Design day12_top, start of the top module:
module day12_top #(
    parameter MAX_REGION_W = 64,
    parameter MAX_REGION_H = 64
) (
    input  wire clk,
    input  wire rst_n,
    input  wire in_valid,
    input  wire [31:0] in_data,
    output wire in_ready,
    output wire out_valid,
    output wire [31:0] out_data,
    input  wire out_ready
);
accelerator #(
    .MAX_REGION_W(MAX_REGION_W),
    .MAX_REGION_H(MAX_REGION_H)
) accel (
    .clk(clk),
    .rst_n(rst_n),
    .in_valid(in_valid),
    .in_data(in_data),
    .in_ready(in_ready),
    .out_valid(out_valid),
    .out_data(out_data),
    .out_ready(out_ready)
);
endmodule
export LEC_CHECK = 0
export ABC_AREA = 1
export CAP_MARGIN = 20
export CORE_MARGIN = 2
export CORE_UTILIZATION = 72
export CTS_CLUSTER_DIAMETER = 364
export CTS_CLUSTER_SIZE = 14
export PLACE_DENSITY_LB_ADDON = 0.2
export SETUP_SLACK_MARGIN = -0.18
export SLEW_MARGIN = 20
create_clock -name core_clock -period 8.63 [get_ports {clk}]
run.sh (not shown) runs the stock make flow with config.mk's settings and CLKGATE_MAP_FILE=.
The baseline ran to the end with violations: negative setup slack.
==> next run, changes <==
- CTS_CLUSTER_DIAMETER: 364 -> not set
- CTS_CLUSTER_SIZE: 14 -> not set
- SETUP_SLACK_MARGIN: -0.18 -> 2.87
- clock period: 8.63 -> 9.97 ns (I/O delays scaled with it)
The changed run finished but failed the layout checks on negative setup slack.
Routed wire length drops by 0.76%.
Setup slack gets better by 0.98 ns.
Final cell count drops by about 1.1%.
==> next run, changes <==
- ABC_AREA: 1 -> not set
- CORE_UTILIZATION: 72 -> 40
- PLACE_DENSITY_LB_ADDON: 0.2 -> not set
- SETUP_SLACK_MARGIN: 2.87 -> not set
- clock period: 9.97 -> 14.1 ns (I/O delays scaled with it)
The new run ran to the end with no violations.
Setup slack improved by 2.4 ns.
Cell count decreases by 12%.
Die size is higher by 70%.
Routed wire length shrinks by 10%.
Total power drops by 34%.
==> next run, changes <==
- CORE_UTILIZATION: 40 -> 72
- CTS_CLUSTER_SIZE: not set -> 87
- HOLD_SLACK_MARGIN: not set -> -0.06
- PLACE_DENSITY: not set -> 0.79
- SLEW_MARGIN: 20 -> 30
- clock period: 14.1 -> 8.99 ns (I/O delays scaled with it)
Result: The changed run produced a layout that fails on negative setup slack; global-route usage came out higher by 18 points; clock skew is lower by 0.016 ns; design area grows by 4.4%; power increases by about 60%; cell count came out lower by about 4.6%; routed wire length increases by 4.0%; synthesized cell count does not change; setup slack loses 4.1 ns; clock-buffer cell count falls by 12; synthesized area stays the same; die area decreases by about 44%.

* * *

== P ==
day12_top again, from the RTL that the note above started with.
Design day12_top, start of the top module:
module day12_top #(
    parameter MAX_REGION_W = 64,
    parameter MAX_REGION_H = 64
) (
    input  wire clk,
    input  wire rst_n,
    input  wire in_valid,
    input  wire [31:0] in_data,
    output wire in_ready,
    output wire out_valid,
    output wire [31:0] out_data,
    input  wire out_ready
);
Settings: LEC_CHECK=0, CAP_MARGIN=20, CORE_MARGIN=2, CORE_UTILIZATION=58, SLEW_MARGIN=20; clock period 14.1 ns.
P reached the final stage; the timing, design-rule and antenna checks on its layout passed.
--- input diff P..Q ---
- CORE_UTILIZATION: 58 -> 40
- the clock period (ns, I/O delays scaled along): 14.1 -> 20.6
==> results <==
Compared with P, in Q number of buffers added by the clock tree synthesis step moved up, routed wire length lower, non-clock buffer contribution to total cell area -3.1 points, largest fanout of any net on the critical path grew by 55.
Clock share of power | Q above P
Q has completed all stages; timing, DRC and antenna checks passed.

* * *

day12_top again, from the RTL that the note above started with.
Settings: LEC_CHECK=0, ABC_AREA=1, CAP_MARGIN=20, CORE_MARGIN=2, CORE_UTILIZATION=72, SLEW_MARGIN=20; clock period 11.5 ns.
The first run finished but failed the layout checks on negative setup slack.
Edit:
- CTS_CLUSTER_DIAMETER: not set -> 331
- CTS_CLUSTER_SIZE: not set -> 13
- PLACE_DENSITY_LB_ADDON: not set -> 0.17
- clock period: 11.5 -> 7.85 ns (I/O delays scaled with it)
Outcome:
- The changed run reached the layout checks and failed them: negative setup slack
- non-clock buffer count rose by 363
- global-route usage rose by 3.1 points
- sequential share of layout area fell by 0.56 points
- count of clock-buffer cells in the layout fell by 2
- final area rose by 5.0%
- combinational power rose by 52%
- power rose by 48%
Edit:
- ABC_AREA: 1 -> not set
- CORE_UTILIZATION: 72 -> 31
- CTS_CLUSTER_DIAMETER: 331 -> not set
- CTS_CLUSTER_SIZE: 13 -> not set
- PLACE_DENSITY_LB_ADDON: 0.17 -> not set
- clock period: 7.85 -> 17.0 ns (I/O delays scaled with it)
Outcome:
- The new run produced a clean layout
- design area came out lower by roughly a tenth
- power goes down by well over a third
- worst setup slack is better by 4.6 ns
- worst hold slack improved by 0.014 ns
- global-route usage shrinks by 24 points
- count of clock-buffer cells in the layout climbs by 14
- wire length is lower by roughly a tenth
Edit:
- ABC_AREA: not set -> 1
- CORE_MARGIN: 2 -> 9
- CORE_UTILIZATION: 31 -> 57
- SLEW_MARGIN: 20 -> 35
- TNS_END_PERCENT: not set -> 80
- clock period: 17.0 -> 14.5 ns (I/O delays scaled with it)
Effect: The new run passed the timing, design-rule and antenna checks. Wire length came out higher by a few percent. Cell area came out higher slightly. Register-to-register slack loses 0.83 ns. Synthesized area came out higher by a few percent. Via count came out higher by roughly a tenth. First-iteration DRC count came out higher by about a fifth. Total power came out higher by about a fifth. Clock power came out higher by a few percent.
Edit:
- ABC_AREA: 1 -> not set
- CORE_MARGIN: 9 -> 2
- CORE_UTILIZATION: 57 -> 40
- SLEW_MARGIN: 35 -> 20
- TNS_END_PERCENT: 80 -> not set
Synthesized cell count fell by about a fifth.
Worst hold slack improves by 0.010 ns.
Power increases by about a fifth.
Count of clock-buffer cells in the layout grows by 7.
Clock skew rose by 0.0097 ns.
Non-clock buffer count is higher by 122.
Routed wire length shrinks by a few percent.
Via count came out lower by roughly a tenth.
Final area stays flat.

* * *

day12_top again, from the RTL that the note above started with.
Settings: LEC_CHECK=0, ABC_AREA=1, CAP_MARGIN=20, CORE_ASPECT_RATIO=0.87, CORE_MARGIN=2, CORE_UTILIZATION=72, CTS_CLUSTER_DIAMETER=364, CTS_CLUSTER_SIZE=14, PLACE_DENSITY_LB_ADDON=0.2, SETUP_SLACK_MARGIN=-0.18, SLEW_MARGIN=20; clock period 8.13 ns.
The first run produced a layout that fails on negative setup slack.
Rerun with:
- CORE_ASPECT_RATIO: 0.87 -> 0.88
- CTS_CLUSTER_DIAMETER: 364 -> 331
- CTS_CLUSTER_SIZE: 14 -> 13
- PLACE_DENSITY_LB_ADDON: 0.2 -> 0.17
- SETUP_SLACK_MARGIN: -0.18 -> 0.86
- clock period: 8.13 -> 7.85 ns (I/O delays scaled with it)
The changed run finished but fails on negative setup slack.
Final area rose by 0.54%.
Hold slack barely changes.
Final cell count rose by 0.54%.
Via count rose by 1.0%.
Total power rose by 2.9%.
Rerun with:
- ABC_AREA: 1 -> default
- CORE_ASPECT_RATIO: 0.88 -> default
- CTS_CLUSTER_DIAMETER: 331 -> 309
- CTS_CLUSTER_SIZE: 13 -> default
- PLACE_DENSITY: default -> 0.36
- PLACE_DENSITY_LB_ADDON: 0.17 -> default
- SETUP_SLACK_MARGIN: 0.86 -> default
- clock period: 7.85 -> 15.5 ns (I/O delays scaled with it)
Result: Now the flow went through all stages and came out clean; via count falls by 21%; register-to-register slack improved by 6500 ps; area after synthesis falls by 5.0%; design area falls by 13%.

* * *

## job 8013
Starting RTL as in the previous note.
make LEC_CHECK=0 ABC_AREA=1 CAP_MARGIN=20 CORE_ASPECT_RATIO=0.69 CORE_MARGIN=2 CORE_UTILIZATION=72 CTS_CLUSTER_DIAMETER=216 GPL_ROUTABILITY_DRIVEN=1 MAX_ROUTING_LAYER=met4 PLACE_DENSITY=0.67 SETUP_SLACK_MARGIN=0.38 SLEW_MARGIN=20 finish   # period 8.43 ns
Complete run, failing final checks: job 8013, reason setup timing.
The inputs of job 8680 differ from those of job 8013 as listed below.
Settings: removing CORE_ASPECT_RATIO (formerly 0.69); removing ABC_AREA (formerly 1); removing MAX_ROUTING_LAYER (formerly met4); removing GPL_ROUTABILITY_DRIVEN (formerly 1); removing CTS_CLUSTER_DIAMETER (formerly 216); changing CORE_UTILIZATION from 72 to 65; removing PLACE_DENSITY (formerly 0.67); removing SETUP_SLACK_MARGIN (formerly 0.38); changing the clock period (ns, I/O delays scaled along) from 8.43 to 12.1.
--- outcome ---
What the final checks of job 8680 revealed, after a flow that finished every stage, was a layout that fails on setup timing. Compared with job 8013, job 8680 shows a slack of the worst reg-to-reg path that is 3.00 ns higher. Measured against each other, job 8013 and job 8680 differ in clock buffer count in the final layout, the lower figure coming from job 8680. Job 8680 vs job 8013: layout-stage area growth over the synthesis result down. NOTE: sequential area share after synthesis in job 8680 exceeds that of job 8013. Between job 8680 and job 8013, it is job 8680 whose combinational cell fraction of total power is lower, by 3.3 points. Compared with job 8013, job 8680 improves power. In job 8680 relative to job 8013, yosys synthesis chip area had gone down by a few percent. Sort job 8013 and job 8680 by final net count asc -> top: job 8680. Side by side, number of fillers in the final layout turned out higher in job 8680 than in job 8013. Job 8680: arrival time at the worst endpoint is 1.23 ns higher than what job 8013 reported.
Here is what was changed in the inputs of job 8986 compared with job 8680.
Settings: setting CORE_ASPECT_RATIO to 0.69 for the first time; setting GPL_ROUTABILITY_DRIVEN to 1 for the first time; changing CORE_UTILIZATION from 65 to 66; setting CTS_CLUSTER_DIAMETER to 91 for the first time; setting MAX_ROUTING_LAYER to met4 for the first time; setting ABC_AREA to 0 for the first time; setting SETUP_SLACK_MARGIN to 0.65 for the first time; changing the clock period (ns, I/O delays scaled along) from 12.1 to 5.1.
Notes after the runs:
- Job 8986 completed end to end; final checks failed (setup timing).
- Sequential share of layout area in job 8986 vs job 8680: down 1.0 points
- When job 8986 is set beside job 8680, its power turns out to be 150% larger.
- Job 8986 vs. job 8680: total non-filler cell area in the finished layout rose 9.5%, setup slack on the worst flop-to-flop path fell 6.68 ns, met3 usage rose 4.6 points, y dimension of the die fell 43 µm, number of clock buffers inserted by TritonCTS about even.
- Between job 8680 and job 8986, normalized max-slew margin is higher for job 8986, job 8680 comes in under that.
- Job 8680 ended up with fewer cell instances than job 8986 did.
- The critical path depth of job 8986 falls short of that of job 8680 by about 1.7%.
diff inputs: job 8986 => job 6001
Settings: changing ABC_AREA from 0 to 1; setting PLACE_DENSITY_LB_ADDON to 0.12 for the first time; changing SETUP_SLACK_MARGIN from 0.65 to 2.43; changing CORE_UTILIZATION from 66 to 72; changing CTS_CLUSTER_DIAMETER from 91 to 216; changing the clock period (ns, I/O delays scaled along) from 5.1 to 8.43.
## What came out
Final checks on job 6001, whose flow otherwise completed, came back failing, citing setup timing.
Diff job 6001 and job 8986: area after synthesis higher in job 6001
Synthesized cell count in job 6001 is 1,162 higher than in job 8986
Comparing number of buffers inserted to repair setup after CTS for job 6001 and job 8986, the bigger number came from job 8986.

* * *

## run A
day12_top again, from the RTL that the note above started with.
export LEC_CHECK = 0
export ABC_AREA = 1
export CAP_MARGIN = 20
export CELL_PAD_IN_SITES_GLOBAL_PLACEMENT = 1
export CORE_MARGIN = 7
export CORE_UTILIZATION = 40
export CTS_CLUSTER_SIZE = 33
export GPL_ROUTABILITY_DRIVEN = 1
export GPL_TIMING_DRIVEN = 0
export MIN_ROUTING_LAYER = met1
export SETUP_SLACK_MARGIN = -0.31
export SLEW_MARGIN = 25
create_clock -name core_clock -period 16.8 [get_ports {clk}]
Modified inputs, run B compared to run A
- GPL_ROUTABILITY_DRIVEN changed from 1 to 0
- CTS_CLUSTER_SIZE changed from 33 to 81
Notes after the runs:
Run B finished every step from synthesis to the final layout, and the layout passed the timing, design-rule and antenna checks. As far as number of hold buffers added after CTS is concerned, run A and run B perform about the same. Diff run B..run A | worst setup slack | unchanged. Diff run A..run B | synthesized chip area reported by yosys | unchanged. The share of power burned in the clock network on run A is in line with that on run B. Utilization: run B vs run A identical. Reported for run A and run B, synthesized cell count turned out identical to the last digit. Instance count along the most critical hold path came out exactly the same in run A and run B. Sequential share of layout area across run A and run B: no real change.
Setup changes, run B to run C
- GPL_TIMING_DRIVEN changed from 0 to 1
- CTS_CLUSTER_SIZE removed (was 81)
Findings:
Compared to run B, run C leaves more free space in the core.
met2 track demand over resource of run B is on par with run C.
Run C went all the way through the flow, and no timing, DRC or antenna check failed.
[compare] base=run B new=run C: fmax increased by 3.1% relative to the old numbers, met3 usage in global routing decreased by 0.59 points relative to the old numbers, final area decreased by about 1.1% relative to the old numbers, total power decreased by 0.00034 W relative to the old numbers, required arrival time at the worst endpoint decreased by 0.08 ns relative to the old numbers.
Max wire length across run C and run B: run B

* * *

## v42
day12_top again, from the RTL that the note above started with.
clock: 11.1 ns
lec_check: 0
abc_area: 0
cap_margin: 5
cell_pad_in_sites_detail_placement: 0
cell_pad_in_sites_global_placement: 1
core_aspect_ratio: 1.94
core_margin: 5
core_utilization: 56
cts_cluster_diameter: 308
gpl_routability_driven: 0
hold_slack_margin: 0.3
max_routing_layer: met4
place_density: 0.68
setup_slack_margin: 0.38
slew_margin: 35
tns_end_percent: 55
v42 -> stages 100% | layout checks FAIL | negative setup slack
Modified inputs, v46 compared to v42
# v42
export LEC_CHECK = 0
export ABC_AREA = 0
export CAP_MARGIN = 5
export CELL_PAD_IN_SITES_DETAIL_PLACEMENT = 0
export CELL_PAD_IN_SITES_GLOBAL_PLACEMENT = 1
export CORE_ASPECT_RATIO = 1.94
export CORE_MARGIN = 5
export CORE_UTILIZATION = 56
export CTS_CLUSTER_DIAMETER = 308
export GPL_ROUTABILITY_DRIVEN = 0
export HOLD_SLACK_MARGIN = 0.3
export MAX_ROUTING_LAYER = met4
export PLACE_DENSITY = 0.68
export SETUP_SLACK_MARGIN = 0.38
export SLEW_MARGIN = 35
export TNS_END_PERCENT = 55
create_clock -name core_clock -period 11.1 [get_ports {clk}]
# v46
export LEC_CHECK = 0
export ABC_AREA = 1
export CAP_MARGIN = 20
export CORE_ASPECT_RATIO = 0.69
export CORE_MARGIN = 2
export CORE_UTILIZATION = 72
export CTS_CLUSTER_DIAMETER = 91
export GPL_ROUTABILITY_DRIVEN = 1
export MAX_ROUTING_LAYER = met4
export PLACE_DENSITY = 0.68
export SETUP_SLACK_MARGIN = 0.38
export SLEW_MARGIN = 20
create_clock -name core_clock -period 11.1 [get_ports {clk}]
- Non-clock buffer count shrinks by more than a quarter when moving from v42 to v46.
- Each of v42 and v46 falls short of a clean finish.
- v42 completed end to end; final checks failed (negative setup slack).
- In v46 the implementation ran to completion but is not tape-out ready, as the final checks report negative setup slack.
- Looking at adder and majority gate portion of the synthesized area, v46 sits 2.2 points below v42.
- Looking at total power draw, v46 sits about 1.8% above v42.
- Compared with v42, in v46 max-slew headroom at the worst pin saw a decrease; cell area after placement saw an increase; total non-filler cell area in the finished layout saw an increase; fmax saw an increase.
- Number of detailed-route iterations in the first pass: v46 vs v42 up 1
- Between v42 and v46, unique cell type count in the Yosys netlist decreased.
[inputs] v22 vs v46
# v46
export LEC_CHECK = 0
export ABC_AREA = 1
export CAP_MARGIN = 20
export CORE_ASPECT_RATIO = 0.69
export CORE_MARGIN = 2
export CORE_UTILIZATION = 72
export CTS_CLUSTER_DIAMETER = 91
export GPL_ROUTABILITY_DRIVEN = 1
export MAX_ROUTING_LAYER = met4
export PLACE_DENSITY = 0.68
export SETUP_SLACK_MARGIN = 0.38
export SLEW_MARGIN = 20
create_clock -name core_clock -period 11.1 [get_ports {clk}]
# v22
export LEC_CHECK = 0
export ABC_AREA = 0
export CAP_MARGIN = 10
export CELL_PAD_IN_SITES_DETAIL_PLACEMENT = 0
export CELL_PAD_IN_SITES_GLOBAL_PLACEMENT = 1
export CORE_ASPECT_RATIO = 1.94
export CORE_MARGIN = 5
export CORE_UTILIZATION = 56
export CTS_CLUSTER_DIAMETER = 290
export GPL_ROUTABILITY_DRIVEN = 0
export HOLD_SLACK_MARGIN = 0.3
export MAX_ROUTING_LAYER = met4
export PLACE_DENSITY = 0.68
export SETUP_SLACK_MARGIN = 0.38
export SLEW_MARGIN = 35
export TNS_END_PERCENT = 55
create_clock -name core_clock -period 11.1 [get_ports {clk}]
Notes after the runs:
Although v46 finished all stages, its layout failed final checks on negative setup slack.
No crash in v22: every stage finished, but the layout fails its final checks due to negative setup slack.
Comparing wire length reported by the detailed router for v46 and v22, the smaller number came from v46.
Between v22 and v46, it is v22 whose post-synthesis cell count from yosys is lower, by 1162.
Cell count: v22 lower than v46
Compared v22 vs v46, and setup slack is down in v22.
| well tap count | v22 vs v46 | 19% higher |
Synthesized area divided by synthesized cell count: v46 and v22 compared, higher one is v22
Power figures rest on the tool's default switching activity, not on a simulated workload.
